**run.sh**
```bash
#!/bin/bash
# the make line also repeats each setting of config.mk as NAME=value (left out here)
make -C /OpenROAD-flow-scripts/flow DESIGN_CONFIG=/design/flow/config.mk WORK_HOME=/design/flow/orfs CLKGATE_MAP_FILE= finish
```
**config.mk**
```make
export PLATFORM = sky130hd
export DESIGN_NAME = user_proj_mul32
export DESIGN_NICKNAME = user_proj_mul32
export VERILOG_FILES = /design/flow/design.v
export SDC_FILE = /design/flow/constraint.sdc
export NUM_CORES = 4
export LEC_CHECK = 0
export CAP_MARGIN = 20
export CORE_MARGIN = 2
export CORE_UTILIZATION = 68
export CTS_CLUSTER_DIAMETER = 59
export CTS_CLUSTER_SIZE = 21
export SLEW_MARGIN = 20
```
**constraint.sdc**
```tcl
create_clock -name core_clock -period 6.21 [get_ports {wb_clk_i}]
set_input_delay 1.2420 -clock core_clock [delete_from_list [all_inputs] [get_ports {wb_clk_i}]]
set_output_delay 1.2420 -clock core_clock [all_outputs]
set_load 0.01 [all_outputs]
```
**design.v**
```verilog
`default_nettype none
module spm #(parameter size = 32)(
    input wire              clk, 
    input wire              rst,
    input wire              clr,
    input wire              y,
    input wire [size-1:0]   x,
    output wire             p
);
    wire[size-1:1] pp;
    wire[size-1:0] xy;
    genvar i;
    CSADD csa0 (.clk(clk), .rst(rst), .clr(clr), .x(x[0]&y), .y(pp[1]), .sum(p));
    generate 
        for(i=1; i<size-1; i=i+1) begin
            CSADD csa (.clk(clk), .rst(rst), .clr(clr), .x(x[i]&y), .y(pp[i+1]), .sum(pp[i]));
        end 
    endgenerate
    TCMP tcmp (.clk(clk), .rst(rst), .clr(clr), .a(x[size-1]&y), .s(pp[size-1]));
endmodule
module CSADD(
    input wire  clk, 
    input wire  rst,
    input wire  clr,
    input wire  x, 
    input wire  y,
    output reg  sum
);
    reg sc;
    wire hsum1, hco1;
    assign hsum1 = y ^ sc;
    assign hco1 = y & sc;
    wire hsum2, hco2;
    assign hsum2 = x ^ hsum1;
    assign hco2 = x & hsum1;
    always @(posedge clk or posedge rst) begin
        if (rst) begin
            sum <= 1'b0;
            sc <= 1'b0;
        end
        else if (clr) begin
            sum <= 1'b0;
            sc <= 1'b0;
        end
        else begin
            sum <= hsum2;
            sc <= hco1 ^ hco2;
        end
    end
endmodule
module TCMP (
    input wire  clk, 
    input wire  rst,
    input wire  clr,
    input wire  a, 
    output reg  s
);
    reg z;
    always @(posedge clk or posedge rst) begin
        if (rst) begin
            s <= 1'b0;
            z <= 1'b0;
        end
        else if (clr) begin
            s <= 1'b0;
            z <= 1'b0;
        end
        else begin
            z <= a | z;
            s <= a ^ z;
        end
    end
endmodule
`default_nettype none
module mul32 (
    input wire          clk,
    input wire          rst,
    input wire          start,
    input wire  [31:0]  mc,
    input wire  [31:0]  mp,
    output reg  [63:0]  p,
    output wire         done
);
    wire        pw;
    reg [31:0]  Y;
    reg [7:0]   cnt, ncnt;
    reg [1:0]   state, nstate;
    localparam  IDLE=0, RUNNING=1, DONE=2;
    always @(posedge clk or posedge rst)
        if(rst)
            state  <= IDLE;
        else 
            state <= nstate;
    always @*
        case(state)
            IDLE    :   if(start) nstate = RUNNING; else nstate = IDLE;
            RUNNING :   if(cnt == 64) nstate = DONE; else nstate = RUNNING; 
            DONE    :   if(start) nstate = RUNNING; else nstate = DONE;
            default :   nstate = IDLE;
        endcase
    always @(posedge clk)
        cnt <= ncnt;
    always @*
        case(state)
            IDLE    :   ncnt = 0;
            RUNNING :   ncnt = cnt + 1;
            DONE    :   ncnt = 0;
            default :   ncnt = 0;
        endcase
    always @(posedge clk or posedge rst)
        if(rst)
            Y <= 32'b0;
        else if((start == 1'b1)) 
            Y <= mp;
        else if(state==RUNNING) 
            Y <= (Y >> 1);
    always @(posedge clk) 
        if(start)
            p <= 64'b0;
        else if(state==RUNNING)
            p <= {pw, p[63:1]};
    wire y = (state==RUNNING) ? Y[0] : 1'b0;
    spm #(.size(32)) spm32(
        .clk(clk),
        .rst(rst),
        .clr(start),
        .x(mc),
        .y(y),
        .p(pw)
    );
    assign done = (state == DONE);
endmodule
`default_nettype none
module user_proj_mul32 
(
    input wb_clk_i,
    input wb_rst_i,
    input wbs_stb_i,
    input wbs_cyc_i,
    input wbs_we_i,
    input [3:0] wbs_sel_i,
    input [31:0] wbs_dat_i,
    input [31:0] wbs_adr_i,
    output reg wbs_ack_o,
    output reg [31:0] wbs_dat_o,
    output [2:0] irq
);
    reg start;
    wire done;
    wire sys_clk;
    localparam MC_OFF = 8'h00, MP_OFF = 8'h04, P0_OFF = 8'h08, P1_OFF = 8'h0C;
    reg  [31:0]         MP, MC;
    wire [63:0]         P;
    wire                valid           = wbs_stb_i & wbs_cyc_i;
    wire                we              = wbs_we_i && valid;
    wire                re              = ~wbs_we_i && valid;
    wire [3:0]          byte_wr_en      = wbs_sel_i & {4{we}}; 
    wire                we_mp_reg       = we & (wbs_adr_i[7:0] == MP_OFF);
    wire                we_mc_reg       = we & (wbs_adr_i[7:0] == MC_OFF);
    wire                re_mp_reg       = re & (wbs_adr_i[7:0] == MP_OFF);
    wire                re_mc_reg       = re & (wbs_adr_i[7:0] == MC_OFF);
    wire                re_p0_reg       = re & (wbs_adr_i[7:0] == P0_OFF);
    wire                re_p1_reg       = re & (wbs_adr_i[7:0] == P1_OFF);
    assign sys_clk = wb_clk_i;
    always @(posedge sys_clk or posedge wb_rst_i) begin  
        if(wb_rst_i)
            MC <= 32'h0;
        else if(we_mc_reg)  
            MC <= wbs_dat_i;
    end
    always @(posedge sys_clk or posedge wb_rst_i) begin  
        if(wb_rst_i)
            MP <= 32'h0;
        else if(we_mp_reg) 
            MP <= wbs_dat_i;
    end 
    always @(posedge sys_clk or posedge wb_rst_i) begin  
        if(wb_rst_i)
            wbs_ack_o <= 0;
        else
        begin
            if ((we_mc_reg || we_mp_reg || (re_p0_reg && done) || (re_p1_reg && done)))
            begin
                wbs_ack_o <=1;
            end
            else 
                wbs_ack_o <=0; 
        end
    end
    always@(posedge sys_clk or posedge wb_rst_i) begin
        if(wb_rst_i)
            wbs_dat_o <= 32'hDEADBEEF;
        else
        begin
            if (re_p0_reg)
                wbs_dat_o <= P[31:0];
            else if (re_p1_reg)
                 wbs_dat_o <= P[63:32];
            else if (re_mp_reg)
                 wbs_dat_o <= MP;
            else if (re_mc_reg)
                 wbs_dat_o <= MC;
            else
               wbs_dat_o <= 32'hDEADBEEF; 
        end
    end
    always @(posedge sys_clk) 
        start <= (we_mp_reg && wbs_ack_o) ? 1'b1 : 1'b0;
    assign irq = 3'b000;	 
    mul32 mul (
        .clk(wb_clk_i),
        .rst(wb_rst_i),
        .start(start),
        .mc(MC),
        .mp(MP),
        .p(P),
        .done(done)
    );
endmodule
```
==> run notes, run 1 <==
Results of an implementation run.

The run finished with no timing, DRC or antenna violations. Yosys printed 4 warnings. The worst min-delay path class is flop to flop. OpenSTA, run right after detailed placement, puts the worst setup slack at 2.06 ns. The post-CTS clock slew at the launch and capture registers of the worst setup and hold paths is 0.09 ns. The end of the worst register-to-register path is mul.spm32.genblk1[13].csa.sum. Of the synthesized area, sequential elements account for 55.9%. The synthesized netlist occupies a cell area of 11400 um^2. TritonCTS built the clock tree. The number of gates given a new drive strength after cts is 0. Final hold analysis gives a worst-case slack of 0.482 ns. After legalization and detailed placement, the total HPWL measured roughly 14000 um.

The highest ir drop seen on vdd is 0.200 mV. The timing endpoint of the critical path is MP[9]. After the last flow step, the layout net total stands at between 1000 and 1500. The mux share of post-synthesis cell area is 21.9%. Yosys reported a register bit count of 269.

The commonest cells after synthesis are sky130_fd_sc_hd__dfrtp_1 (171), sky130_fd_sc_hd__mux2i_1 (95), sky130_fd_sc_hd__dfxtp_1 (73). The worst pin sits at a relative slew slack of between 30% and 40%. The height of the die is ~130 um.

Looking at area per cell type in the netlist, the leader is sky130_fd_sc_hd__dfrtp_1. The number of diodes is 0. The combinational share of power is 3.2%. The number of buffers and inverters on the critical path is 2. The worst reg2reg path depth is 4.

The number of standard-cell rows in the floorplan is ~47. Yosys attributes the largest share of cell area to sky130_fd_sc_hd__dfrtp_1 (37%), sky130_fd_sc_hd__dfxtp_1 (13%), sky130_fd_sc_hd__mux2i_1 (8.3%), sky130_fd_sc_hd__mux4_2 (6.3%), sky130_fd_sc_hd__dfstp_2 (5.7%). The switching share of total power is between 20% and 30%. The count of unresolved DRC violations after routing is 0. For this run, the detailed router reports a per-instance via density of 5.80.

The slack of the critical path is approximately 2.6 ns. The share of the synthesized netlist area taken by xor and xnor gates is 0.230%. The total via count after detailed routing is 6601. Detailed-route iteration 0 reported a violation count of 407. In this run the remaining antenna-violating nets after routing total 0. Power spread over the standard cell area amounts to 237 nW/um^2. Measured on the finished design, the core utilization comes to 78.3%. The share of flip-flops with an asynchronous set or reset is 72.9%. STA lists the maximum fanout along the critical path as 25. For reference, the final report shows the max-slew violation count at 0. In this run the power spent charging and discharging nets is ~0.0006 W. Wire segments on met3 add up to about 750 um in the final route.

The number of clock sinks is between 200 and 300. STA classifies the critical path endpoint as a flop. The first global-routing pass estimated roughly 37000 um of wire. The clock group total power is 0.00121 W. The global-route usage over all layers is 25.6%. The highest routing layer actually used is met4. The average cell area after synthesis is about 13 um^2. The clock period could shrink to 3.66 ns. Entering global routing, the biggest net connects 197 pins.

The area of the die is 17900 um^2. The power share of the sequential group is 57.3%. The number of H-tree branching levels is 1. The synthesized netlist contains 40 unique library cells.

After clock tree synthesis, the flow added hold-fix buffers numbering 0. The compound-gate portion of the synthesized area is roughly 1.9%. The cell type group with the largest total delay on the critical path is simple AND/OR/NAND/NOR gates. The horizontal die dimension reported for this design is between 100 and 150 um. The wire length recorded after detailed routing is 21700 um. The synthesis-to-layout area growth is 13.1%. The startpoint of the worst register-to-register path is mul.state[2].

The total overflow left after global routing is 0. The power group with the highest consumption is registers. The startpoint of the worst setup timing path is wbs_adr_i[1]. Post-route period utilization is reported as 58.9%. The leakage power summed over all cells is 5.92 nW. The script logs the mean routed wire length per placed instance as 19.1 um. The data arrival time reported for the critical path is 4.03 ns. The via count of the first global-routing pass is 6990.

The post-synth tally of flip-flops with integrated enable is 0. The max-cap check violation count is 0. Of the combinational cells, the family taking the most area is multiplexers.

The combinational group power is 0.0000969 W. Pin placement for this block handled 109 I/O pins. The detailed-router iteration count before antenna repair is 4. The clock network is responsible for 39.6% of the overall power. The number of setup violations in the final report is 0. Summed over all sequential cells, the power is 0.00175 W. The count of buffers inserted at the top-level ports is 77. The timing report gives the worst reg2reg path a setup slack of 3.62 ns. The critical setup path kind is input port to flop. The number of standard cells reported by yosys is 858. Cell internal power was estimated by the tool at 0.00245 W. The final total power is 0.00306 W.

The area share of the largest cell type after synthesis is approximately 37%. The weighted congestion at the end of routability-driven global placement is 0.773. The placeable core area is ~17000 um^2.

The end point of the worst hold path is mul.p[63]. The summed negative setup slack over all endpoints is 0 ns. Traced cell by cell, the critical path runs through clkdlybuf4s50_1, or4b_4, or4_2, buf_4, mux2_4. The number of warnings reported in the stage logs is slightly below 60. Setup repair after global routing left no endpoint under its margin.

In the final routing, the length of wire on met1 measures 9640 um. The clock root buffer master is sky130_fd_sc_hd__clkbuf_16. The synthesized instance count is about 860. The share of synthesized cell area in and, or, nand and nor gates is 11.6%. For the pin with the worst max-slew slack, the measured transition is about 0.91 ns. The highest clock rate this design can be run at is about 270 MHz. The source of the worst hold timing path is mul.spm32.csa0.sum.

The cell with the biggest individual delay on the critical path is sky130_fd_sc_hd__or4_2. The required time at the worst endpoint is listed as 6.58 ns. The kind of start point of the critical path is an input port.

The most used flip-flop cell after synthesis is sky130_fd_sc_hd__dfrtp_1. The maximum buffer depth of the clock tree is 3. The logic depth of the worst path, buffers included is 5. The number of instances on the worst hold path is 2. The most frequently used library cell after synthesis is sky130_fd_sc_hd__dfrtp_1. The met2 wire length is about 11000 um. According to the Yosys statistics, the synthesized design has a chip area of 11400 um^2. Endpoints failing hold in the final report were tallied at 0.

The effective utilization at floorplan is 69.2%. Per STA, the highest per-stage delay on the worst path measures 0.87 ns. Post-CTS timing repair inserted 0 buffers for setup. The initial antenna violation count is 0.

The worst-case clock skew is 0.0138 ns. The cell-mix breakdown from Yosys lists the adder-cell area share as under 10%. The skew report gives the latency at the later pin of the worst-skew pair as 0.48 ns. The total CTS buffers is 17.
[per-layer routing]
metal,vias up,track usage (%)
li1,3009,-
met1,3440,36.8
met2,120,43.2
met3,32,3.12
met4,0,4.96
met5,-,0
[stage by stage]
step           instances  cell area [um^2]
4_1_cts             1138             12900
5_1_grt             1139             12900
3_3_place_gp        1109             12300
6_report            1139             12900
2_1_floorplan        860             11400
3_5_place_dp        1109             12300
[area by class of cell]
cell class	count	area, um^2
inverters	8	33.8
multi-input cells	523	4760
fillers	1003	3590
clock inverters	4	98.8
well taps	220	275
flip-flops and latches	269	6410
repair buffers	90	896
clock buffers	25	465
==> inputs of run 2 (changes only) <==
CAP_MARGIN = 5   (was 20)
CELL_PAD_IN_SITES_GLOBAL_PLACEMENT = 0   (was not set)
CTS_CLUSTER_DIAMETER = 35   (was 59)
CTS_CLUSTER_SIZE = not set   (was 21)
clock period = 5.79 ns   (was 6.21 ns; I/O delays follow)
==> run 2 against run 1 <==
  * Still clean
  * Setup slack lost 0.36 ns
  * Core utilization grew 4.7 points
  * Synthesized cell count is the same
  * Sequential share of layout area shrank 2.8 points
  * Total power grew 42%
  * Via count grew 2.7%
  * Routed wire length grew 4.6%
  * Sequential power grew 8%
  * Critical path type unchanged
  * Highest routed layer unchanged
==> run notes, run 2 <==
Results of an implementation run.

The average cell area after synthesis is 13.3 um^2. The count of nets after finishing is between 1000 and 1500. The switching share of total power is 20.8%. Between the synthesized netlist and the finished layout, the area growth was recorded as 19.9%. Before antenna repair, the detailed router went through 4 iterations. The most critical min-delay path falls under flop to flop.

The flow reports power dissipated in combinational cells as 0.000105 W. The number of endpoints with negative hold slack in the final report is 0. The final total power is 0.00436 W.

Setup repair after global routing left no endpoint under its margin. The share of the synthesized netlist area taken by xor and xnor gates is 0.230%. The share of the Yosys chip area taken by registers is 55.9%. The effective utilization at floorplan is 69.2%.

For reference, the critical path cell chain is clkdlybuf4s50_1, or4b_4, or4_2, buf_4, mux2_4. The combinational share of power is 2.4%. The worst slack at placement is 1.70 ns. The insertion delay of the later-clocked pin in the worst-skew pair is 0.52 ns. Of the total synthesized cell area, the portion taken by full adders, half adders and majority gates is 5.76%.

The number of ports placed on the die boundary is 109. Across every metal layer, demand over resource in global routing totals 26.5%. The main logic family after synthesis is multiplexers. The synth_stat.txt file lists the number of cells as 858. The worst reg-to-reg setup slack is 3.27 ns. The cell type group with the largest total delay on the critical path is simple AND/OR/NAND/NOR gates. Looking at the post-CTS report, the setup buffer insertion count equals 0. The area fraction of the largest cell type after synthesis is 37.4%. The number of gates given a new drive strength after cts is 0.

The post-synthesis sequential element count is 269. The H-tree was split into 2 levels. Along the critical path, the tally of buffer and inverter instances is 2. The CTS tree is done. The region available for standard cell placement spans between 15000 and 20000 um^2.

In this run the full chip footprint comes out at 17900 um^2. The number of standard-cell rows in the floorplan is 47. The chip area line of the yosys report is between 10000 and 15000 um^2. The mux share of post-synthesis cell area is 21.9%.

Entering global routing, the biggest net connects 197 pins. Counting every instance in the synthesized netlist gives 858. The cell with the most instances after synthesis is sky130_fd_sc_hd__dfrtp_1.

For this design the total switching power over the nets is ~0.00091 W. The first global-routing pass estimated 37400 um of wire. The clock root buffer master is sky130_fd_sc_hd__clkbuf_16.

The number of setup violations in the final report is 0. The average via count per standard cell is approximately 5.7. The summed negative setup slack over all endpoints is 0 ns.

In this run the cell area of the synthesized design comes to 11400 um^2. In this run the worst path has a maximum fanout of 23. The initial antenna violation count was 0. The power share of the sequential group is 43.3%. Yosys reports that the most numerous cell types are sky130_fd_sc_hd__dfrtp_1 (171), sky130_fd_sc_hd__mux2i_1 (95), sky130_fd_sc_hd__dfxtp_1 (73). The weighted congestion at the end of routability-driven global placement is 0.803. Leaving out buffers and inverters, the combinational logic in the layout accounts for 4760 um^2. The end point of the worst hold path is mul.state[0]. For the worst reg-to-reg path, the startpoint reported by OpenROAD is mul.state[2]. The number of diodes is 0.

The height of the die is 134 um. The script extracted a total leakage power of 6.29 nW. The share of synthesized cell area in and, or, nand and nor gates is 11.6%. Across the routed clock network, the largest skew measured is 0.0138 ns. The power report lists the clock group at 0.00237 W. In this run, CTS created clock tree buffers numbering 39. The flow reports that the clock network draws 54.3% of the design power. The filler cells instantiated in the layout total 863. The post-layout minimum cycle time is 3.60 ns. The internal power of the cells is 0.00345 W.

Summed over all layers, the global routing overflow is 0. The die is 134 um wide. The report puts the hold buffer count at CTS at 0. Across the whole layout, storage elements account for 6400 um^2. In this run, distinct cell masters in the synthesized netlist total 40. After detailed routing, the number of remaining DRC violations is 0.

The timing report shows that the slowest cell on the worst path is sky130_fd_sc_hd__or4_2. Among all flip-flop cells after synthesis, the most frequent one is sky130_fd_sc_hd__dfrtp_1. The slack of the critical path is 2.19 ns. Max-cap violations in this run came to 0. The critical setup path kind is input port to flop. In the power breakdown, the biggest contributor is the clock network. The number of instances on the worst hold path is 1.

After synthesis, the share of flip-flops with an asynchronous set or reset is 72.9%. The logic depth of the worst path, buffers included is 5. The timing endpoint of the critical path is MP[6].

The longest incremental delay of any stage on the critical path is reported as 0.92 ns. The most critical setup path has its startpoint at wbs_adr_i[1]. The post-CTS clock slew at the launch and capture registers of the worst setup and hold paths is approximately 0.050 ns. The final timing summary puts the cycle share of the worst path at 62.1%. The half-perimeter wire length after detailed placement is 13100 um. The source of the worst hold timing path is mul.state[0].

The routed wire length per instance is 19.3 um. The total via count after detailed routing is just under 7000. The count of pins over their slew limit is 0.

STA classifies the critical path endpoint as a flop. In this run the power density over the cells is between 300 and 400 nW/um^2. The worst setup path is launched from an input port. The antenna violation net count after detailed routing is 0. The end of the worst register-to-register path is mul.spm32.genblk1[12].csa.sum. Sequential power for this build is 0.00189 W. The synthesized design spends more area on one cell type than any other, namely sky130_fd_sc_hd__dfrtp_1. The critical path arrival is about 4.0 ns. The count of buffers inserted at the top-level ports is between 70 and 80. The routing usage on met1 is 37.9%. The flow ran to the end and the layout has no timing, DRC or antenna violations. The worst register-to-register path has a depth of 4. The via count of the first global-routing pass is 7251.

The highest ir drop seen on vdd is 0.275 mV. The synthesized design contains 0 enable-type register cells. Across all checked pins, the minimum headroom to the slew limit is 28.5%.

Global route summary, busiest routing layer listed as met2. Clock tree synthesis found a total of 269 sinks. The required time at the worst endpoint is listed as 6.18 ns. CTS reports a maximum clock tree buffer depth of 3. The pin slew with the least headroom to its limit is 1.07 ns. The met2 track demand over resource is 42.7%. The first routing iteration left 441 violations. The fraction of met3 tracks used by global routing is 4.19%. The final cell area excluding filler cells is 13700 um^2. The compound-gate portion of the synthesized area is under 10%. The placed instances occupy a cell area of between 10000 and 15000 um^2.

Based on the critical path, the design can be clocked at up to 278 MHz. The routed design has 22700 um of wire. The tally of yosys warning messages is 4.

Warnings raised by the tools during the run amount to 61. Ranked by total cell area, the synthesized netlist is headed by sky130_fd_sc_hd__dfrtp_1 (37%), sky130_fd_sc_hd__dfxtp_1 (13%), sky130_fd_sc_hd__mux2i_1 (8.3%), sky130_fd_sc_hd__mux4_2 (6.3%), sky130_fd_sc_hd__dfstp_2 (5.7%). The share of the core filled with cells in the final layout is 83.0%.
run 2: through the flow:
| stage | hold WS, ns | cells |
|---|---|---|
| floorplan | 0.426 | 860 |
| detailed placement | 0.480 | 1107 |
| global route | 0.497 | 1179 |
| finish | 0.482 | 1179 |
| global placement | 0.438 | 1107 |
| CTS | 0.487 | 1178 |
run 2: layout make-up:
cell class                      count  area share, %
Clock inverter                     20           1.71
Multi-Input combinational cell    523           34.7
Tap cell                          220           2.01
Clock buffer                       51           7.98
Timing Repair Buffer               88           6.61
Sequential cell                   269           46.7
Inverter                            8          0.246
run 2: metal layers:
| layer | part of all wire [%] | vias to the layer above | routed length [um] |
|---|---|---|---|
| li1 | - | 3080 | - |
| met1 | 44 | 3491 | 10100 |
| met2 | 50 | 169 | 11300 |
| met3 | 4.3 | 39 | 967 |
| met4 | 1.7 | 0 | 385 |
| met5 | 0 | - | 0 |
==> inputs of run 3 (changes only) <==
ABC_AREA = 1   (was not set)
CAP_MARGIN = 20   (was 5)
CELL_PAD_IN_SITES_GLOBAL_PLACEMENT = not set   (was 0)
CORE_ASPECT_RATIO = 0.55   (was not set)
CORE_UTILIZATION = 20   (was 68)
CTS_CLUSTER_DIAMETER = not set   (was 35)
CTS_CLUSTER_SIZE = 19   (was not set)
MIN_ROUTING_LAYER = met2   (was not set)
PLACE_DENSITY_LB_ADDON = 0.15   (was not set)
TNS_END_PERCENT = 65   (was not set)
clock period = 3.99 ns   (was 5.79 ns; I/O delays follow)
==> run 3 against run 2 <==
  * Still clean
  * Clock-buffer cell count fell by 9
  * Global-route usage fell by 9.3 points
  * Cell area rose by 3.1%
  * Clock skew rose by 0.021 ns
  * Die size rose to 3.4 times the previous value
  * Highest routed layer unchanged
==> run notes, run 3 <==
Results of an implementation run.

The flow ran to the end and the layout has no timing, DRC or antenna violations. Between clock sinks in the finished design, the worst skew comes to 0.0351 ns. Broken down by cell family, the worst path's largest delay share belongs to buffers and inverters. The most used flip-flop cell after synthesis is sky130_fd_sc_hd__dfrtp_1.

The fraction of the cycle the final worst path needs is 68.4%. The HPWL after detailed placement is 23200 um. In the synthesized netlist, the cells that appear most often are sky130_fd_sc_hd__nor2_1 (281), sky130_fd_sc_hd__dfrtp_1 (171), sky130_fd_sc_hd__inv_1 (171). The total via count after detailed routing is 12300. The sequential group power is 0.00274 W.

The cell accounting for the most synthesized area is sky130_fd_sc_hd__dfrtp_1. The number of instances on the worst hold path is 2. The number of gates given a new drive strength after cts is 0.

Setup repair after global routing left no endpoint under its margin. The leakage power in the latest report is 6.50 nW. The power density over cell area is 388 nW/um^2. Summing the areas of all and, or, nand and nor instances in the mapped netlist gives approximately a fifth of the synthesized area.

The type of destination of the critical path is a flop. Of the total power, the clock network draws a little under half. Counting every instance in the synthesized netlist gives 1337. Per the post-run analysis, buffers plus inverters along the critical path come to 2. Walking the worst path, the cells encountered are clkdlybuf4s50_1, nor2_4, nand2_2, nor2_4, nand2_2, buf_4, nand2_1, o21ai_0. The total CTS buffers is 27. The post-synthesis sequential element count is 269. The number of standard cells reported by yosys is 1337. The switching share of total power is 24.0%. OpenSTA lists the critical path startpoint as wbs_adr_i[3].

On the critical path, the stage with the largest delay is an instance of sky130_fd_sc_hd__clkdlybuf4s50_1. The required time at the worst endpoint is listed as roughly 4.4 ns. Of the combinational cells, the family taking the most area is simple AND/OR/NAND/NOR gates. The share of flip-flops with an asynchronous set or reset is between 70 and 80%.

The number of violations reported at the end of detailed-routing iteration 0 is 1359. The kind of start point of the critical path is an input port. The tightest slew margin relative to the limit is 46.1%. The initial antenna violation count came to 0. The most congested layer reported by global routing is met3. The root buffer cell chosen for the clock tree is sky130_fd_sc_hd__clkbuf_16. The combinational group power is 0.000173 W. The highest ir drop seen on vdd is about 0.28 mV. The count of nets after finishing is 1494. The worst reg2reg path depth is 6. The end-of-flow timing check tallies setup violations at 0. The summed negative setup slack over all endpoints is 0 ns. The combinational share of power is 3.2%. For this run, the script counts the antenna cells in the layout as 0. The path class of the tightest hold or removal check is flop to flop. The placeable core area is 57700 um^2. The number of H-tree branching levels is 1. The count of unresolved DRC violations after routing is 0. TritonCTS built the clock tree.

Before any placement, the netlist area is recorded as about 12000 um^2. The final total power is 0.00548 W. The timing endpoint of the critical path is MP[26].

The number of clock sinks is 269. The detailed-router iteration count before antenna repair is 6. The synthesis-to-layout area growth is 20.4%. The critical setup path kind is input port to flop. The global routing report lists combined usage of all routing layers as 17.2%. After layout, the minimum clock period comes to 2.73 ns.

In this run the worst path has a maximum fanout of 66. In this run the maximum-capacitance check reported violations numbering 0. The pin count of the biggest net entering global routing is 78.

The clock reaches the later pin of the worst-skew pair after around 0.58 ns. The detail route stage leaves a number of antenna-violating nets equal to 0. The source of the worst hold timing path is mul.state[0].

For this run, the slowest stage of the critical path takes 0.83 ns. The tally of yosys warning messages is 4. The end of the worst register-to-register path is mul.Y[18]. The post-CTS clock slew at the launch and capture registers of the worst setup and hold paths is 0.07 ns.

The share of the Yosys chip area taken by registers is 54.5%. The floorplan step records an initial core utilization of 20.4%. The cell-mix breakdown from Yosys lists the adder-cell area share as ~5.6%. The first global-routing pass estimated 53800 um of wire. The floorplan has 65 rows. The met2 track demand over resource is 18.9%.

The via count of the first global-routing pass was 14000. The STA report counts the stages on the worst setup path as 8. The final timing report lists a hold violation count of 0.

The area of the die is 60700 um^2. The pin slew with the least headroom to its limit is 0.805 ns. The startpoint of the worst register-to-register path is start.

The average cell area after synthesis is approximately 9 um^2. Per the detail_route report, routed wire per instance is 16.0 um. The count of buffers inserted at the top-level ports is 77. Yosys reports that the leading cell type by area covers 36.4% of the netlist area.

The script extracted a net switching power of 0.00131 W. The number of setup buffers added after CTS is 0. Summed over all layers, the global routing overflow is 0. The OpenROAD report gives the critical path a data arrival time of 3.15 ns. By area the synthesized netlist is led by sky130_fd_sc_hd__dfrtp_1 (36%), sky130_fd_sc_hd__dfxtp_1 (12%), sky130_fd_sc_hd__nor2_1 (9.0%), sky130_fd_sc_hd__dfstp_2 (5.6%), sky130_fd_sc_hd__inv_1 (5.5%). The share of the synthesized netlist area taken by xor and xnor gates is 0%. The post-synth tally of flip-flops with integrated enable is 0. The report puts the hold buffer count at CTS at 0. The count of distinct cell types in the synthesized netlist is 33.

Hold analysis lists the worst path endpoint as mul.state[0]. The worst reg-to-reg setup slack is 1.57 ns. Per report_power, the sequential group accounts for roughly half of the total. met1 track demand over resource after global routing is 0%. The height of the die is 184 um.

The die width is 331 um. The cell-mix breakdown from Yosys lists the compound-gate area share as a little over a tenth. For this block, the routed nets add up to 34800 um of wire. Sorting the synthesis cell report by count puts at the top sky130_fd_sc_hd__nor2_1. The chip area line of the yosys report is 11700 um^2. 109 I/O pins were placed. For met3 alone, demand over resource in global routing was 26.4%.

The logs give a warning total of 55. The internal power of the cells totals approximately 0.0042 W. The longest clock path from root to sink contains 3 buffers. For reference, the mux area share after synthesis is 0%. Per the timing report, the achievable frequency comes out to roughly 370 MHz.

Power attributed to the clock group is 0.00257 W. The count of pins over their slew limit is 0. The placement summary gives the final routability congestion estimate as ~0.76.

For this run, the detailed router reports a per-instance via density of 5.64. The dominant power group in this design is registers.
-- run 3: area by class of cell --
cell class,instances,area (um^2)
clock buffers,42,762
multi-input cells,812,4270
well taps,770,963
flip-flops and latches,269,6400
repair buffers,103,1000
inverters,174,658
clock inverters,8,72.6
fillers,6284,43500
-- run 3: metal layers --
metal / part of all wire, % / vias to the layer above
met3: 46 / 138
met1: 0 / 4612
met2: 51 / 3238
met5: 0 / -
li1: - / 4293
met4: 2.6 / 0
-- run 3: metrics by stage --
step                      worst slack (ns)  cell area (um^2)  utilization [%]  hold slack, ns  std cells
final                                 1.26             14100             24.5           0.435       2178
after detailed placement             0.720             13300             23.1           0.427       2128
after global routing                  1.07             14100             24.5           0.467       2178
after CTS                             1.33             14100             24.5           0.439       2178
after floorplan                      0.680             11800                -           0.412       1339
after global placement               0.778             13300             23.1           0.426       2128
==> inputs of run 4 (changes only) <==
ABC_AREA = not set   (was 1)
CORE_ASPECT_RATIO = not set   (was 0.55)
CORE_UTILIZATION = 68   (was 20)
CTS_CLUSTER_DIAMETER = 356   (was not set)
CTS_CLUSTER_SIZE = 29   (was 19)
MIN_ROUTING_LAYER = not set   (was met2)
PLACE_DENSITY_LB_ADDON = not set   (was 0.15)
TNS_END_PERCENT = not set   (was 65)
clock period = 3.25 ns   (was 3.99 ns; I/O delays follow)
==> run 4 against run 3 <==
  * Still clean on timing, DRC and antenna
  * Register-to-register slack got worse by 0.22 ns
  * Setup slack lost 0.70 ns
  * Synthesized cell count down 36%
  * Die size decreased by 71%
  * Global-route usage rose by 8.5 points
  * Hold slack better by 0.063 ns
  * Combinational power increased by 12%
  * Area after synthesis decreased by 2.6%
  * Clock power fell by 29%
  * Clock skew is 0.016 ns lower
  * Final cell count down 47%
  * First-iteration DRC count decreased by 73%
  * Largest cell class unchanged
  * Largest power group unchanged
  * Highest routed layer unchanged
==> run notes, run 4 <==
Results of an implementation run.

The worst slack at placement is 0.0674 ns. The synthesized instance count is around 860. Counting distinct cell types in the post-synthesis netlist gives 40. Setup repair after global routing left no endpoint under its margin. The total CTS buffers is 13. The post-synthesis sequential area ratio is between 50% and 60%. Power attributed to combinational cells is slightly below 0.0002 W.

The launch point of the critical path was reported as wbs_adr_i[1]. The first-pass GRT wire length is 36700 um. Summing the areas of all and, or, nand and nor instances in the mapped netlist gives 11.6% of the synthesized area. At the end of routability-driven placement, the weighted congestion stood at around 0.76. The wire length recorded after detailed routing is about 22000 um.

The critical path's largest stage delay is 0.65 ns. The worst reg2reg path depth is 4. After clock tree synthesis, the flow added hold-fix buffers numbering 0.

Looking at hold timing, the worst path starts from mul.cnt[0]. The compound-gate portion of the synthesized area is approximately 1.9%. The end point of the worst hold path is mul.cnt[0]. The cell with the biggest individual delay on the critical path is sky130_fd_sc_hd__or4_2.

The horizontal die dimension reported for this design is 134 um. The critical path required time is 3.63 ns. The number of standard cells reported by yosys is 858.

The pin closest to its max-slew limit shows a slew of 0.748 ns. The number of clock sinks is 269. The number of violations reported at the end of detailed-routing iteration 0 is 361. The critical path arrival is slightly above 3 ns. Per the synthesis report, the XOR/XNOR share of the synthesized area is 0.230%. The number of maximum-capacitance violations recorded for the run is 0. The initial antenna violation count was 1. The share of flip-flops with an asynchronous set or reset is 72.9%. All stages included, the depth of the critical timing path comes to 5. Sequential cells account for just over 60% of the total power. The min-delay analysis places its worst path in the category flop to flop. In the global route stage, overall resource usage came out at between 20% and 30%. The final timing report lists a max-slew violation count of 0. IR analysis of the VDD net gives a maximum drop of 0.425 mV. The clock group total power is roughly 0.0018 W. The number of warnings in the stage logs is around 57.

The DRC violation total left in the routed layout is recorded as 0. The power report puts the leakage power at 5.91 nW. The power report lists cell-internal power as 0.00423 W. The slack of the critical path is 0.560 ns. The post-synthesis sequential element count is 269.

OpenROAD reports that the post-layout worst path occupies 82.8% of the period. The switching power is ~0.0012 W. The synthesis-to-layout area growth is 12.9%. The portion of total power attributed to the clock network is 34.1%.

Yosys mapped a number of flops with a built-in enable equal to 0. According to the floorplan report, the die height is 134 um. Among cell families on the critical path, the largest total delay comes from simple AND/OR/NAND/NOR gates. The timing report notes that buffer and inverter cells on the critical path total 2. The post-synthesis cell area is 11400 um^2. Checking max transition, the worst relative margin is between 50% and 60%. The number of standard-cell rows in the floorplan is 47. STA classifies the critical path startpoint as an input port. The number of ports placed on the die boundary is 109. The via count of the first global-routing pass was 7049.

In the synthesized netlist, the dominant kind of combinational cell is multiplexers. Per the detail_route report, the via count comes to ~6500. By area the synthesized netlist is led by sky130_fd_sc_hd__dfrtp_1 (37%), sky130_fd_sc_hd__dfxtp_1 (13%), sky130_fd_sc_hd__mux2i_1 (8.3%), sky130_fd_sc_hd__mux4_2 (6.3%), sky130_fd_sc_hd__dfstp_2 (5.7%). The finished layout reports a core utilization of 78.1%. The number of gates given a new drive strength after cts is 0. After the last flow step, the layout net total stands at 1024. During placement, the flow inserted port buffers numbering roughly 77. The run finished with no timing, DRC or antenna violations. The combinational share of power is 3.6%. The insertion delay of the later-clocked pin in the worst-skew pair is a little under 0.5 ns.

The number of setup buffers added after CTS is 0. The number of instances on the worst hold path is 1. The critical path goes through clkdlybuf4s50_1, or4b_4, or4_2, buf_4, mux2_1.

The end of the worst register-to-register path is mul.spm32.genblk1[30].csa.sum. The worst path in the final design needs a cycle of around 2.7 ns, including I/O delays and setup. The cell accounting for the most synthesized area is sky130_fd_sc_hd__dfrtp_1. The worst reg-to-reg setup slack is 1.35 ns.

Per the OpenROAD floorplan log, the area of the core is 16500 um^2. The number of H-tree branching levels is 1. Per the synth stats, the flop cell with the highest instance count is sky130_fd_sc_hd__dfrtp_1. In the log, the iteration count for the first detailed-route pass is 4.

Nets still carrying antenna violations after routing amount to 0. Per the finish-stage timing summary, setup violations number 0. The tally of yosys warning messages is 4.

The worst setup path is captured at a flop. The chip occupies 17900 um^2. OpenSTA lists the critical path endpoint as MP[29].

After routing, the total negative slack on setup checks comes to 0 ns. For this run the aggregate overflow at the end of global routing stands at 0. The CTS tree is done. Summing all multiplexer cells gives an area fraction of 21.9%. The startpoint of the worst register-to-register path is mul.state[2]. The area share of the largest cell type after synthesis is 37.4%.

The half-perimeter wire length after detailed placement is ~14000 um. Sorting the synthesized cells by how often they occur yields sky130_fd_sc_hd__dfrtp_1 (171), sky130_fd_sc_hd__mux2i_1 (95), sky130_fd_sc_hd__dfxtp_1 (73). The maximum fanout count along the critical path is 20. In this run the power density over the cells is 417 nW/um^2. The average via count per standard cell is 5.72. Post-synthesis, Yosys gives the total cell area as 11400 um^2. In this run, power in flip-flops and latches comes to 0.00336 W. The clock root buffer master is sky130_fd_sc_hd__clkbuf_16.

The routed wire length per instance is 19.0 um. The switching share of total power is 21.5%. For reference, the final report shows the hold violation count at 0. The final timing report lists clock skew as ~0.019 ns. Looking at the group totals, the largest power group turns out to be registers. The pin count of the biggest net entering global routing is 77. The cell with the most instances after synthesis is sky130_fd_sc_hd__dfrtp_1.

On the reported timing paths, the clock transition at the registers reads 0.11 ns. The highest clock frequency the design can meet is 372 MHz. The repair_antennas step left the layout with diodes totalling 0.

After layout, the design draws a total of 0.00538 W. The critical setup path kind is input port to flop. The synthesized netlist devotes 5.76% of its cell area to adder and majority cells. After synthesis, the mean cell area works out to about 13 um^2. For this configuration, the core starts out at a cell density of 69.2%. Looking at the clock tree report, the maximum root-to-sink buffer count equals 3.
[run 4: per-layer routing]
| layer | routed length, um | vias up | track usage [%] | part of all wire (%) |
|---|---|---|---|---|
| li1 | - | 3014 | - | - |
| met1 | 9780 | 3397 | 37.7 | 45 |
| met2 | 10900 | 113 | 43.1 | 50 |
| met3 | 785 | 18 | 3.16 | 3.6 |
| met4 | 230 | 0 | 3.96 | 1.1 |
| met5 | 0 | - | 0 | 0 |
[run 4: cell type report]
| cell class | count | area (um^2) |
|---|---|---|
| clock buffer | 20 | 352 |
| tap | 220 | 275 |
| multi-input combinational | 523 | 4760 |
| inverter | 8 | 33.8 |
| sequential | 269 | 6400 |
| timing repair buffer | 102 | 1040 |
| clock inverter | 2 | 38.8 |
| fill | 1005 | 3620 |
[run 4: metrics by stage]
step           instance area, um^2  cells  hold slack, ns
2_1_floorplan                11400    860           0.426
3_3_place_gp                 12500   1122           0.438
3_5_place_dp                 12500   1122           0.480
4_1_cts                      12900   1144           0.498
5_1_grt                      12900   1144           0.506
6_report                     12900   1144           0.498
==> inputs of run 5 (changes only) <==
CORE_UTILIZATION = 70   (was 68)
CTS_CLUSTER_DIAMETER = 59   (was 356)
CTS_CLUSTER_SIZE = 34   (was 29)
PLACE_DENSITY = 0.67   (was not set)
SETUP_SLACK_MARGIN = 1.23   (was not set)
clock period = 7.39 ns   (was 3.25 ns; I/O delays follow)
==> run 5 against run 4 <==
  * Clock-buffer cell count shrank 3
  * Setup slack improved by 2.9 ns
  * Highest routed layer unchanged
  * Non-clock buffer count down 14
  * Routed wire length increased by 1.2%
  * Global-route usage rose by 1.4 points
  * First-iteration DRC count shrank 0.55%
==> run notes, run 5 <==
Results of an implementation run.

Global routing used 27.1% of the available tracks across all layers. The number of standard cells reported by yosys is ~860. Sorting the synthesis cell report by count puts at the top sky130_fd_sc_hd__dfrtp_1.

The cell family contributing the most delay on the critical path is simple AND/OR/NAND/NOR gates. The number of ports placed on the die boundary is about 110. The largest share of the power goes to registers. For this run, asynchronously set or reset flops after synthesis account for 72.9%.

The clock root buffer master is sky130_fd_sc_hd__clkbuf_16. The number of gates given a new drive strength after cts is 0. The switching power is 0.000602 W. The highest ir drop seen on vdd is 0.222 mV. The run reported a max-capacitance violation count of 0. Summing over the stages, the warning tally comes to 59.

The initial antenna violation count is 0. After the last flow step, the layout net total stands at a little over 1000. The cell type that accounts for the most area after synthesis is sky130_fd_sc_hd__dfrtp_1. The number of instances on the worst hold path is 1. The cell count after synthesis came out at 858. The post-synth tally of flip-flops with integrated enable is 0. The slack of the critical path is 3.42 ns. The post-detailed-placement cell area is ~12000 um^2. Ranked by total cell area, the synthesized netlist is headed by sky130_fd_sc_hd__dfrtp_1 (37%), sky130_fd_sc_hd__dfxtp_1 (13%), sky130_fd_sc_hd__mux2i_1 (8.3%), sky130_fd_sc_hd__mux4_2 (6.3%), sky130_fd_sc_hd__dfstp_2 (5.7%). The worst setup path is launched from an input port.

The final timing report lists a hold violation count of 0. The number of H-tree branching levels is 1. The weighted congestion at the end of routability-driven global placement is 0.764. The critical path required time is between 7 and 8 ns.

The multi-input combinational cells in the finished layout cover a total of between 4000 and 5000 um^2. Switching power as a fraction of the total was reported as 23.3%. Prior to clock tree synthesis, the placed netlist has a worst setup slack of 2.92 ns.

After layout, the minimum clock period comes to 3.97 ns. The power share of the sequential group is 57.2%. The area share of the largest cell type after synthesis is 37.4%.

Looking at the hold checks, the worst path lands on mul.cnt[0]. The count of buffers added on input and output ports is 77.

Per the post-synthesis stats, the area per cell is about 13 um^2. The run finished with no timing, DRC or antenna violations. The internal power of the cells is just under 0.002 W. The first-pass GRT wire length is 37800 um. The sum of overflow across all layers after global routing is 0.

The final total power is 0.00258 W. Setup slack on the worst reg-to-reg path comes out at roughly 4.3 ns. Among the non-sequential cells, multiplexers take the most area. Combinational logic is responsible for 3.1% of the overall power. The maximum buffer depth of the clock tree is 3.

Per the post-run analysis, buffers plus inverters along the critical path come to 2. In this run the critical path is formed by clkdlybuf4s50_1, or4b_4, or4_2, buf_4, mux2_1. The number of violations reported at the end of detailed-routing iteration 0 is 359. STA classifies the critical path endpoint as a flop. The max-slew check reports its worst relative slack as 32.3%. The number of setup violations in the final report is 0. The critical path ends at MP[29]. The synthesized netlist contains 40 unique library cells. The via count of the first global-routing pass is 7289.

The sequential cells in the finished layout cover a total of 6410 um^2. The routed layout reports a DRC error count of 0. After filler insertion, the fill cell instance count of the layout stands at 938.

The detail route stage leaves a number of antenna-violating nets equal to 0. In the final routed layout, each cell accounts on average for 19.4 um. After synthesis, the chip area reported by Yosys is 11400 um^2. The startpoint of the worst setup timing path is wbs_adr_i[1].

The final report gives the standard cell area, fillers excluded, as 12900 um^2. The area of the die is 17400 um^2. Buffers inserted during clock tree synthesis total 16. The final layout reports a setup TNS of 0 ns.

The leakage power summed over all cells is 5.91 nW. The wire length recorded after detailed routing is about 22000 um. Clock latency on the worst-skew pair, taken at its later pin, is around 0.5 ns. The sequential group power is 0.00148 W. Sorting the synthesized cells by how often they occur yields sky130_fd_sc_hd__dfrtp_1 (171), sky130_fd_sc_hd__mux2i_1 (95), sky130_fd_sc_hd__dfxtp_1 (73). The post-synthesis sequential area ratio is between 50% and 60%. The clock group total power is between 0.001 and 0.0015 W. The end of the worst register-to-register path is mul.spm32.genblk1[20].csa.sum. Setup repair after global routing left no endpoint under its margin. The height of the die is 132 um.

The critical path's largest stage delay is just under 1 ns. Timing would allow up to 252 MHz. The half-perimeter wire length after detailed placement is ~14000 um. Row generation in the floorplan step produced 46 rows. The maximum fanout count along the critical path is 18. The combinational group power is 0.0000809 W. The worst-case clock skew is 0.0225 ns. For the worst min-delay path, the startpoint reported by OpenROAD is mul.cnt[0].

The share of the synthesized netlist area taken by xor and xnor gates is 0.230%. The cts-stage hold buffer count is 0. The flow measured a signed area growth from synthesis to layout of 12.9%. In this run the horizontal extent of the chip is 132 um. The critical setup path kind is input port to flop.

Post-synth the commonest register cell is sky130_fd_sc_hd__dfrtp_1. The mux share of post-synthesis cell area is 21.9%. The portion of total power attributed to the clock network is 39.7%.

The worst reg2reg path depth is 4. Per the detail_route report, inserted antenna diodes total 0. The critical path crosses 5 cells after its start point.

The post-CTS clock slew at the launch and capture registers of the worst setup and hold paths is 0.10 ns. Pins over their slew limit in the final report were tallied at 0. The synthesized netlist devotes 5.76% of its cell area to adder and majority cells. Per the repair_timing log after CTS, setup buffers inserted total 0. The CTS tree is done.

The pin count of the biggest net entering global routing is 109. The startpoint of the worst register-to-register path is mul.state[2]. The mapped netlist covers 11400 um^2. The number of clock sinks is ~270.

The fraction of the cycle the final worst path needs is 53.7%. The share of synthesized cell area in and, or, nand and nor gates is 11.6%. Looking at the max-slew report, the worst-margin pin has a slew of 1.02 ns. In this run, synthesis produced a sequential element count of approximately 270. The total via count after detailed routing is 6558. On the critical path, the stage with the largest delay is an instance of sky130_fd_sc_hd__or4_2. The Yosys step of the flow raised 4 warnings. The average via count per standard cell is around 5.8.

The worst min-delay path class is flop to flop. The placeable core area is 15900 um^2. Of the total synthesized cell area, the portion taken by AND-OR and OR-AND cells is under 10%.

For this design the ratio of total power to cell area is 200 nW/um^2. Data on the critical path arrives at its endpoint at 4.35 ns. The effective utilization at floorplan is 71.7%. In the log, the iteration count for the first detailed-route pass is 5.
run 5: layout make-up:
| type | instances | share of cell area, % |
|---|---|---|
| repair buffers | 88 | 6.57 |
| clock buffers | 17 | 3.30 |
| inverters | 8 | 0.262 |
| clock inverters | 11 | 1.26 |
| multi-input cells | 523 | 36.9 |
| well taps | 216 | 2.09 |
| flip-flops and latches | 269 | 49.6 |
run 5: per-layer routing:
layer	vias to the layer above	track usage (%)	share of wire (%)
met1	3404	37.9	43
met5	-	0	0
li1	2999	-	-
met2	126	46.5	52
met3	29	3.65	4.0
met4	0	5.86	1.5
run 5: metrics by stage:
step / hold slack, ns / utilization (%) / instances
floorplan: 0.426 / - / 860
global placement: 0.437 / 77.3 / 1104
detailed placement: 0.468 / 77.3 / 1104
CTS: 0.492 / 81.0 / 1132
global route: 0.511 / 81.0 / 1132
finish: 0.491 / 81.0 / 1132
==> inputs of run 6 (changes only) <==
ABC_AREA = 1   (was not set)
CTS_CLUSTER_SIZE = not set   (was 34)
PLACE_DENSITY = 0.77   (was 0.67)
SETUP_SLACK_MARGIN = not set   (was 1.23)
clock period = 6.19 ns   (was 7.39 ns; I/O delays follow)
==> run 6 against run 5 <==
  * Highest routed layer unchanged
  * Clock skew fell by 0.012 ns
  * Synthesized cell count increased by 56%
  * Total power is 33% higher
  * Clock-buffer cell count is 26 higher
  * Register-to-register slack worse by 0.59 ns
  * Area after synthesis grew 2.7%
  * Setup slack got worse by 0.90 ns
  * Flip-flop count did not move
==> run notes, run 6 <==
Results of an implementation run.

The global-route usage over all layers is 31.8%. The area share of the largest cell type after synthesis is 36.4%. Endpoints failing hold in the final report were tallied at 0.

The share of flip-flops with an asynchronous set or reset is between 70 and 80%. The chip area line in the Yosys stat output reads about 12000 um^2. The cts-stage hold buffer count is 0. The logic depth of the worst path, buffers included is 8. For flop-to-flop paths, the worst setup slack is 3.73 ns. The leakage power in the latest report is about 6.4 nW. The share of the synthesized netlist area taken by xor and xnor gates is 0%. The number of H-tree branching levels is 1. The CTS tree is done.

The flow ran to the end and the layout has no timing, DRC or antenna violations. Per the detail_route report, the via count comes to 9137. The count of placed standard cells including taps is around 1600. The worst setup path is captured at a flop. The number of diodes is 0.

Subtracting the final worst setup slack from the clock period gives 3.67 ns. The flow reports power dissipated in combinational cells as 0.000102 W. The count of nets after finishing is 1475. The placeable core area is 16500 um^2.

The Yosys step of the flow raised 4 warnings. The mux share of post-synthesis cell area is 0%. The portion of total power attributed to the clock network is 45.4%. The post-synth tally of flip-flops with integrated enable is 0. OpenROAD reports that the post-layout worst path occupies 59.3% of the period.

Note, the detailed placer reported a final HPWL of ~17000 um. Setup repair after global routing left no endpoint under its margin. Post-synth the commonest register cell is sky130_fd_sc_hd__dfrtp_1. Along the worst hold path, the cell count comes to 2. The clock passes through at most 3 buffers. Per the hold report, the tightest min-delay path originates at mul.p[58].

The area occupied by registers is 6400 um^2. The cell-mix breakdown from Yosys lists the adder-cell area share as under 10%. The highest clock frequency the design can meet is 272 MHz. The power density over cell area is 257 nW/um^2. Registers are responsible for 51.6% of the overall power. The weighted congestion at the end of routability-driven global placement is 0.873.

Net switching is 21.2% of the power. The critical path arrival is 4.04 ns. The compound-gate portion of the synthesized area is between 10% and 20%. The filler cells instantiated in the layout total 1079. Looking at the critical path, the single cell with the biggest stage delay is sky130_fd_sc_hd__clkdlybuf4s50_1. The critical path's largest stage delay is 0.75 ns. Summing over the stages, the warning tally comes to 61. In this run, distinct cell masters in the synthesized netlist total 33.

The synthesized netlist devotes around a fifth of its cell area to simple gates. The number of violations reported at the end of detailed-routing iteration 0 is 1105. Counting pins that exceed their max-slew limit in the final report gives 0. The wire length reported by the detailed router is 27200 um. The filler-free cell count of the finished design is 1608. The cell with the most instances after synthesis is sky130_fd_sc_hd__nor2_1. The via count of the first global-routing pass was 8835. Looking at the setup timing report, the critical path kind is input port to flop. The initial antenna violation count came to 0. The sum of overflow across all layers after global routing is 0. According to the timing report, the data required time at the worst endpoint equals 6.56 ns. At the later pin of the worst-skew pair, clock insertion delay measures 0.52 ns. The area of the die is 17800 um^2. The end point of the worst hold path is wbs_dat_o[26].

The kind of start point of the critical path is an input port. The share of total power dissipated in combinational logic is 3.0%. The routed design shows a wire length per standard cell of 16.9 um. The height of the die is 134 um. The number of setup violations in the final report is 0. Per the timing report, the most critical flop-to-flop path originates at start. Per the OpenROAD power report, switching power amounts to 0.000724 W. For this design, the sink count on the clock tree is about 270.

The synthesized instance count is 1337. In the routed design, unresolved DRC markers number 0. In this run the tightest slew margin relative to its limit is between 20 and 30%. The startpoint of the worst setup timing path is wbs_adr_i[3]. The post-CTS clock slew at the launch and capture registers of the worst setup and hold paths is ~0.060 ns.

In this run the cell area of the synthesized design comes to 11700 um^2. The number of standard-cell rows in the floorplan is 47. Of all power groups, the one with the highest power is registers. By area the synthesized netlist is led by sky130_fd_sc_hd__dfrtp_1 (36%), sky130_fd_sc_hd__dfxtp_1 (12%), sky130_fd_sc_hd__nor2_1 (9.0%), sky130_fd_sc_hd__dfstp_2 (5.6%), sky130_fd_sc_hd__inv_1 (5.5%).

The clock group total power is 0.00155 W. The pin count of the biggest net entering global routing is 197. The average via count per standard cell is 5.68. The worst-case clock skew is 0.0102 ns.

The endpoint identified for the worst register-to-register timing path is mul.Y[29]. Measured in cells, the most critical reg-to-reg path has a length of 4. Per STA, the endpoint of the critical path is MP[27].

The first detailed-routing pass ran for 5 iterations. In the synthesized netlist, the cells that appear most often are sky130_fd_sc_hd__nor2_1 (281), sky130_fd_sc_hd__dfrtp_1 (171), sky130_fd_sc_hd__inv_1 (171). Internal power comes to 0.00270 W. After synthesis, flip-flops and latches occupy 54.5% of the total area. Traced cell by cell, the critical path runs through clkdlybuf4s50_1, nor2_4, nand2_2, nor2_4, nand2_2, buf_4, nand2_1, o21ai_0.

The summed negative setup slack over all endpoints is 0 ns. The number of setup buffers added after CTS is 0. The maximum fanout count along the critical path is 66. The total CTS buffers is 27. The area taken by multi-input logic gates is 4280 um^2.

Of all cell types, the one taking the most synthesized area is sky130_fd_sc_hd__dfrtp_1. The number of buffers and inverters on the critical path is 2. Input and output buffers added on the ports amount to 77.

The worst min-delay path class is flop to flop. The area growth from synthesis to layout is 13.4%. Looking at the max-slew report, the worst-margin pin has a slew of between 1 and 1.5 ns. The synthesized netlist was found by Yosys to have 1337 cells. The clock root buffer master is sky130_fd_sc_hd__clkbuf_16. The antenna violation net count after detailed routing is 0. Pin placement for this block handled 109 I/O pins. The post-synth register bit count is around 270. The number of gates given a new drive strength after cts is 0. Per the power-grid run, VDD falls by no more than 0.241 mV. The average cell area after synthesis is 8.78 um^2. The run reported a max-capacitance violation count of 0. The cell type group with the largest total delay on the critical path is simple AND/OR/NAND/NOR gates.

The floorplan step set the die width to roughly 130 um. The effective utilization at floorplan is 71.3%. The flow reports power dissipated in sequential cells as between 0.0015 and 0.002 W. The first-pass GRT wire length is 44900 um. The main logic family after synthesis is simple AND/OR/NAND/NOR gates.
## run 6: final cells by class
class,instances,area share [%]
Timing Repair Buffer,84,6.43
Clock inverter,6,0.225
Sequential cell,269,48.1
Tap cell,220,2.07
Multi-Input combinational cell,812,32.1
Clock buffer,43,6.13
Inverter,174,4.93
## run 6: metal layers
layer	track usage, %	wire (um)
met1	47.2	11400
met2	49.1	12700
met3	6.51	2550
met4	8.10	622
met5	0	0
## run 6: through the flow
stage | utilization [%] | instance area, um^2 | setup WS, ns | total power (W) | hold WS (ns)
floorplan | - | 11800 | 2.44 | 0.00185 | 0.412
CTS | 80.7 | 13300 | 2.65 | 0.00343 | 0.451
detailed placement | 75.5 | 12400 | 2.12 | 0.00190 | 0.432
global placement | 75.5 | 12400 | 2.17 | 0.00189 | 0.425
finish | 80.9 | 13300 | 2.52 | 0.00342 | 0.450
global route | 80.9 | 13300 | 2.35 | 0.00352 | 0.476
==> inputs of run 7 (changes only) <==
ABC_AREA = not set   (was 1)
CAP_MARGIN = 25   (was 20)
CELL_PAD_IN_SITES_GLOBAL_PLACEMENT = 0   (was not set)
CTS_CLUSTER_DIAMETER = 291   (was 59)
GPL_ROUTABILITY_DRIVEN = 1   (was not set)
GPL_TIMING_DRIVEN = 1   (was not set)
MIN_ROUTING_LAYER = met1   (was not set)
PLACE_DENSITY = not set   (was 0.77)
PLACE_DENSITY_LB_ADDON = 0.06   (was not set)
TNS_END_PERCENT = 60   (was not set)
clock period = 5.38 ns   (was 6.19 ns; I/O delays follow)
==> run 7 against run 6 <==
  * Synthesized cell count decreased by 36%
  * Setup slack got worse by 0.62 ns
  * Flip-flop count unchanged
  * Core utilization increased by 2.4 points
  * Global-route usage decreased by 3.9 points
  * Highest routed layer is now met5
==> run notes, run 7 <==
Results of an implementation run.

The number of diodes is 0. The final total power is 0.00396 W. The run finished with no timing, DRC or antenna violations.

Of the total power, the share spent switching nets is about a fifth. The power share of the sequential group is 51.3%. The placeable core area is 15900 um^2. The kind of start point of the critical path is an input port. Per the OpenROAD timing report, the critical path contains 5 cells. The number of standard-cell rows in the floorplan is 46. The first routing iteration left 351 violations.

The combinational share of power is 2.8%. OpenSTA lists the critical path startpoint as wbs_adr_i[1]. The synthesis run shows the most used standard cells to be sky130_fd_sc_hd__dfrtp_1 (171), sky130_fd_sc_hd__mux2i_1 (95), sky130_fd_sc_hd__dfxtp_1 (73). The vertical die dimension reported for this design is approximately 130 um. The count of distinct cell types in the synthesized netlist is about 40. For reference, the critical path is captured by MP[30]. The critical path's largest stage delay is 0.93 ns. The post-synthesis sequential area ratio is 55.9%. Per the final timing report, the hold violations number 0.

The routed wire length per instance is 19.8 um. The critical path required time is 5.78 ns. The tally of yosys warning messages is 4. The worst register-to-register path depth is 4.

The number of standard cells reported by yosys is 858. The source of the worst hold timing path is mul.cnt[0]. Across all layers, the routed design uses 6735 vias. The worst reg-to-reg setup slack is 3.24 ns.

Per the detail_route report, vias per standard cell equal 5.82. The flow measured a signed area growth from synthesis to layout of 16.1%. After synthesis, the cell types taking the most area are sky130_fd_sc_hd__dfrtp_1 (37%), sky130_fd_sc_hd__dfxtp_1 (13%), sky130_fd_sc_hd__mux2i_1 (8.3%), sky130_fd_sc_hd__mux4_2 (6.3%), sky130_fd_sc_hd__dfstp_2 (5.7%). The summed negative setup slack over all endpoints is 0 ns. The worst-case clock skew is 0.0155 ns. The CTS report gives the tree buffer count as 27.

Per the synthesis report, the XOR/XNOR share of the synthesized area is 0.230%. The wire length reported by the detailed router is 23000 um. Ranked by power, first place goes to registers. The combinational group power is 0.000112 W. In this run the maximum-capacitance check reported violations numbering 0. The cell type that accounts for the most area after synthesis is sky130_fd_sc_hd__dfrtp_1.

The clock tree has to reach 269 sinks. The cell sequence reported for the critical path is clkdlybuf4s50_1, or4b_4, or4_2, buf_4, mux2_1. The final max-slew violation count recorded for this run is 0. Summing the areas of all fa, ha and maj instances in the mapped netlist gives around 5.8% of the synthesized area. CTS built an H-tree with a depth of 1. The antenna violation net count after detailed routing is 0. The compound-gate portion of the synthesized area is 1.93%. After filler insertion, the fill cell instance count of the layout stands at 873. The critical path's slowest stage uses the library cell sky130_fd_sc_hd__or4_2.

The average cell area after synthesis is approximately 13 um^2. From left edge to right edge, the die measures 132 um. In the log, the iteration count for the first detailed-route pass is 5. The flow reports power dissipated in sequential cells as 0.00203 W. Once the floorplan was initialized, standard cells occupied 71.7% of the core.

The clock root buffer master is sky130_fd_sc_hd__clkbuf_16. The critical path arrival is about 3.9 ns. The number of warnings in the stage logs is 55.

The number of buffers and inverters on the critical path is 2. The worst VDD IR drop from the latest analysis is 0.226 mV. The initial antenna violation count was 1. The internal power of the cells is 0.00315 W.

The leakage power summed over all cells is between 6 and 7 nW. Clock latency on the worst-skew pair, taken at its later pin, is 0.52 ns. Per the post-synthesis report, the number of cells in the design is 858.

The tightest slew margin relative to the limit is 42.3%. Per the timing report, the most critical flop-to-flop path finishes at mul.spm32.genblk1[12].csa.sum. The timing report attributes the biggest portion of critical-path delay to simple AND/OR/NAND/NOR gates. The number of instances on the worst hold path is 1.

The cell with the most instances after synthesis is sky130_fd_sc_hd__dfrtp_1. The fraction of the cycle the final worst path needs is around two thirds. The number of ports placed on the die boundary is 109. The power density over cell area is 298 nW/um^2. TritonCTS built the clock tree. The share of synthesized cell area in and, or, nand and nor gates is a little under an eighth. For this run, the total global-route usage over all layers was measured as 28.0%. The post-layout minimum cycle time is 3.48 ns. For this design the total switching power over the nets is 0.000809 W. The critical setup path kind is input port to flop.

Entering global routing, the biggest net connects about 94 pins. Of all nets on the critical path, the largest fanout is 21. Setup repair after global routing left no endpoint under its margin. The chip occupies about 17000 um^2. The via count of the first global-routing pass was 7450. The worst setup path is captured at a flop. The area share of the largest cell type after synthesis is 37.4%. Looking at the clock tree report, the maximum root-to-sink buffer count equals 3. The first-pass GRT wire length is ~40000 um. The post-synthesis sequential element count is 269. The pin slew with the least headroom to its limit is around 0.87 ns.

The startpoint of the worst register-to-register path is mul.state[2]. After synthesis, the chip area reported by Yosys is 11400 um^2. The post-CTS clock slew at the launch and capture registers of the worst setup and hold paths is 0.06 ns. The number of setup violations in the final report is 0. Multiplexer cells account for a little over a fifth of the synthesized area. Gates resized during post-CTS repair numbered 0. According to the dpl log, the detail-placed design has an HPWL of 14400 um.

The count of buffers inserted at the top-level ports is 77. The portion of total power attributed to the clock network is between 40% and 50%. The path with the worst hold slack has its endpoint at mul.cnt[0]. The number of setup buffers added after CTS is 0. The clock group total power is 0.00182 W. For this run, asynchronously set or reset flops after synthesis account for 72.9%. The weighted congestion at the end of routability-driven global placement is 0.782. The highest clock frequency the design can meet is 287 MHz. The commonest register cell is sky130_fd_sc_hd__dfrtp_1. The finished design was reported to have a net count of ~1000. The main logic family after synthesis is multiplexers. The post-synth tally of flip-flops with integrated enable is 0. The count of unresolved DRC violations after routing is 0. The post-synthesis cell area is 11400 um^2.

The cts-stage hold buffer count is 0. The sum of overflow across all layers after global routing is 0. STA reports the tightest min-delay check as being of type flop to flop.
[run 7: area by class of cell]
class,count,area [um^2],share of cell area (%)
Sequential cell,269,6400,48.2
Inverter,8,33.8,0.254
Clock inverter,5,56.3,0.424
Clock buffer,44,810,6.10
Multi-Input combinational cell,523,4760,35.9
Tap cell,216,270,2.04
Timing Repair Buffer,93,938,7.07
[run 7: stage by stage]
step	cells	hold slack [ns]	util, %	worst slack, ns	instance area, um^2
after global placement	1107	0.439	77.5	1.43	12400
final	1158	0.481	83.3	1.90	13300
after detailed placement	1109	0.453	77.8	1.41	12400
after floorplan	860	0.426	-	1.79	11400
after global routing	1158	0.490	83.3	1.87	13300
after CTS	1158	0.475	83.3	1.93	13300
[run 7: metal layers]
metal  share of wire, %  track usage [%]  wire [um]  vias to the layer above
met4                1.9             7.67        438                        2
met3                4.4             3.77       1000                       43
met5              0.057                0         13                        -
li1                   -                -          -                     3039
met2                 51             47.9      11800                      185
met1                 42             38.4       9760                     3466
==> inputs of run 8 (changes only) <==
CAP_MARGIN = 20   (was 25)
CORE_UTILIZATION = 72   (was 70)
CTS_CLUSTER_DIAMETER = 35   (was 291)
CTS_CLUSTER_SIZE = 15   (was not set)
GPL_ROUTABILITY_DRIVEN = not set   (was 1)
GPL_TIMING_DRIVEN = not set   (was 1)
HOLD_SLACK_MARGIN = 0.29   (was not set)
MIN_ROUTING_LAYER = not set   (was met1)
PLACE_DENSITY_LB_ADDON = 0.01   (was 0.06)
SETUP_SLACK_MARGIN = 0.74   (was not set)
TNS_END_PERCENT = not set   (was 60)
clock period = 2.5 ns   (was 5.38 ns; I/O delays follow)
==> run 8 against run 7 <==
  * Still clean on timing, DRC and antenna
  * Routed wire length grew 58%
  * Area after synthesis stayed put
  * Via count grew 21%
  * First-iteration DRC count grew to 2.7 times the previous value
  * Non-clock buffer count rose by 42
  * Sequential power increased by 120%
  * Critical endpoint is now MP[17]
==> run notes, run 8 <==
Results of an implementation run.

The pin slew with the least headroom to its limit is 0.597 ns. Walking the worst path, the cells encountered are clkdlybuf4s15_1, or4b_4, or4_4, buf_12, buf_12, mux2_4. The worst setup path is launched from an input port. The number of setup violations in the final report is 0.

The placement summary gives the final routability congestion estimate as ~0.79. The first-pass GRT wire length is approximately 48000 um. OpenROAD emitted warnings numbering 59.

The max-cap check violation count is 0. sky130_fd_sc_hd__dfrtp_1 takes more of the synthesized area than any other cell. The routed design shows a wire length per standard cell of 29.8 um. The effective utilization at floorplan is 72.8%. The OpenROAD report gives the critical path a required time of 2.89 ns. Setup repair after global routing could not meet its margin everywhere. The average via count per standard cell is between 6 and 7. The routed layout has 8144 vias. Dividing total power by cell area gives a power density of 726 nW/um^2. The analysis attributes to cell leakage a power of 6.72 nW. VDD sags by at most 0.723 mV. The power report attributes to the sequential group a share of 41.6%.

Counting instances, the worst hold path has a depth of 1. For this run, the share of the core covered by cells in the final layout is 92.2%. The count of cells in the finished layout, fillers not included, comes to 1220. The main area contributors are sky130_fd_sc_hd__dfrtp_1 (37%), sky130_fd_sc_hd__dfxtp_1 (13%), sky130_fd_sc_hd__mux2i_1 (8.3%), sky130_fd_sc_hd__mux4_2 (6.3%), sky130_fd_sc_hd__dfstp_2 (5.7%). The total of fill cells in the finished design is 501. The count of distinct cell types in the synthesized netlist is 40. The logic depth of the worst path, buffers included is 6. Of all power groups, the one with the highest power is the clock network. The critical path arrival is about 2.5 ns. The internal power of the cells is 0.00820 W. The end point of the worst hold path is mul.cnt[0].

Of the available clock period, the critical path in the final layout requires 83.4%. Detailed placement finished with a half-perimeter wire length of 15600 um. The type of destination of the critical path is a flop.

The synthesized instance count is around 860. The cell with the biggest individual delay on the critical path is sky130_fd_sc_hd__or4_4. The number of diodes is 0. In this run the cell area of the synthesized design comes to approximately 11000 um^2. Per the synth stats, the proportion of register bits with asynchronous set or reset is 72.9%. Among all stages on the critical path, the maximum delay recorded is 0.57 ns.

The worst register-to-register path begins at mul.state[2]. TritonCTS built the clock tree. The flow ran to the end and the layout has no timing, DRC or antenna violations. The highest clock rate this design can be run at is 480 MHz.

On the worst setup and hold paths after CTS, the clock-pin slew comes to 0.06 ns. The tightest min-delay check is of the flop to flop type. Summing the areas of all compound-gate instances in the mapped netlist gives 1.93% of the synthesized area. The most common cell in the synthesized netlist is sky130_fd_sc_hd__dfrtp_1. Summed over all layers, the routed wires come to 36400 um. The maximum fanout count along the critical path is 8.

In the synthesized netlist, the cells that appear most often are sky130_fd_sc_hd__dfrtp_1 (171), sky130_fd_sc_hd__mux2i_1 (95), sky130_fd_sc_hd__dfxtp_1 (73). The count of pins over their slew limit is 0. Logged for this run, the post-placement worst setup slack is -0.278 ns.

The number of H-tree branching levels is 2. The post-synthesis share of cell area spent on full adders, half adders and majority gates is under 10%. The via count of the first global-routing pass was 8442. The post-synthesis sequential area ratio is 55.9%. The worst reg2reg path depth is 5.

The die width is 130 um. In the final layout, flip-flops and latches occupy 6400 um^2. For this design the top-level I/O count stands at ~110.

The count of unresolved DRC violations after routing is 0. The timing report attributes the biggest portion of critical-path delay to simple AND/OR/NAND/NOR gates. The main logic family after synthesis is multiplexers. The count of buffers inserted at the top-level ports is 77. The initial antenna violation count is 0. The tightest slew margin relative to the limit is 59.9%. In this run, synthesis inferred 0 flip-flops with an integrated enable. The clock net in this run drives a total of 269 sinks. The source of the worst hold timing path is mul.cnt[0]. The timing endpoint of the critical path is MP[17].
## run 8: area by class of cell
cell class	instances	area share, %
clock buffer	53	7.59
clock inverter	16	1.76
inverter	8	0.233
multi-input combinational	523	34.3
sequential	269	44.2
tap	216	1.87
timing repair buffer	135	10.1
## run 8: stage by stage
step           hold WS (ns)  setup TNS [ns]
6_report              0.500               0
5_1_grt               0.497               0
4_1_cts               0.297               0
3_5_place_dp          0.467          -14.72
3_3_place_gp          0.441          -14.27
2_1_floorplan         0.426          -87.55
## run 8: what timing repair did
action / in CTS / in global routing
setup buffers: 9 / 6
endpoints found under the hold margin: 0 / 2
pin swaps: 4 / 11
gates resized: 102 / 44
endpoints found under the setup margin: 160 / 100
cloned: 5 / 3
hold buffers: 0 / 1
## run 8: routing by layer
metal  track usage [%]  wire (um)  vias to the layer above
li1                  -          -                     3164
met1              47.7      13000                     4147
met2              64.6      17900                      609
met3              8.28       3000                      224
met4              19.1       2540                        0
met5                 0          0                        -
Power figures rest on the tool's default switching activity, not on a simulated workload.
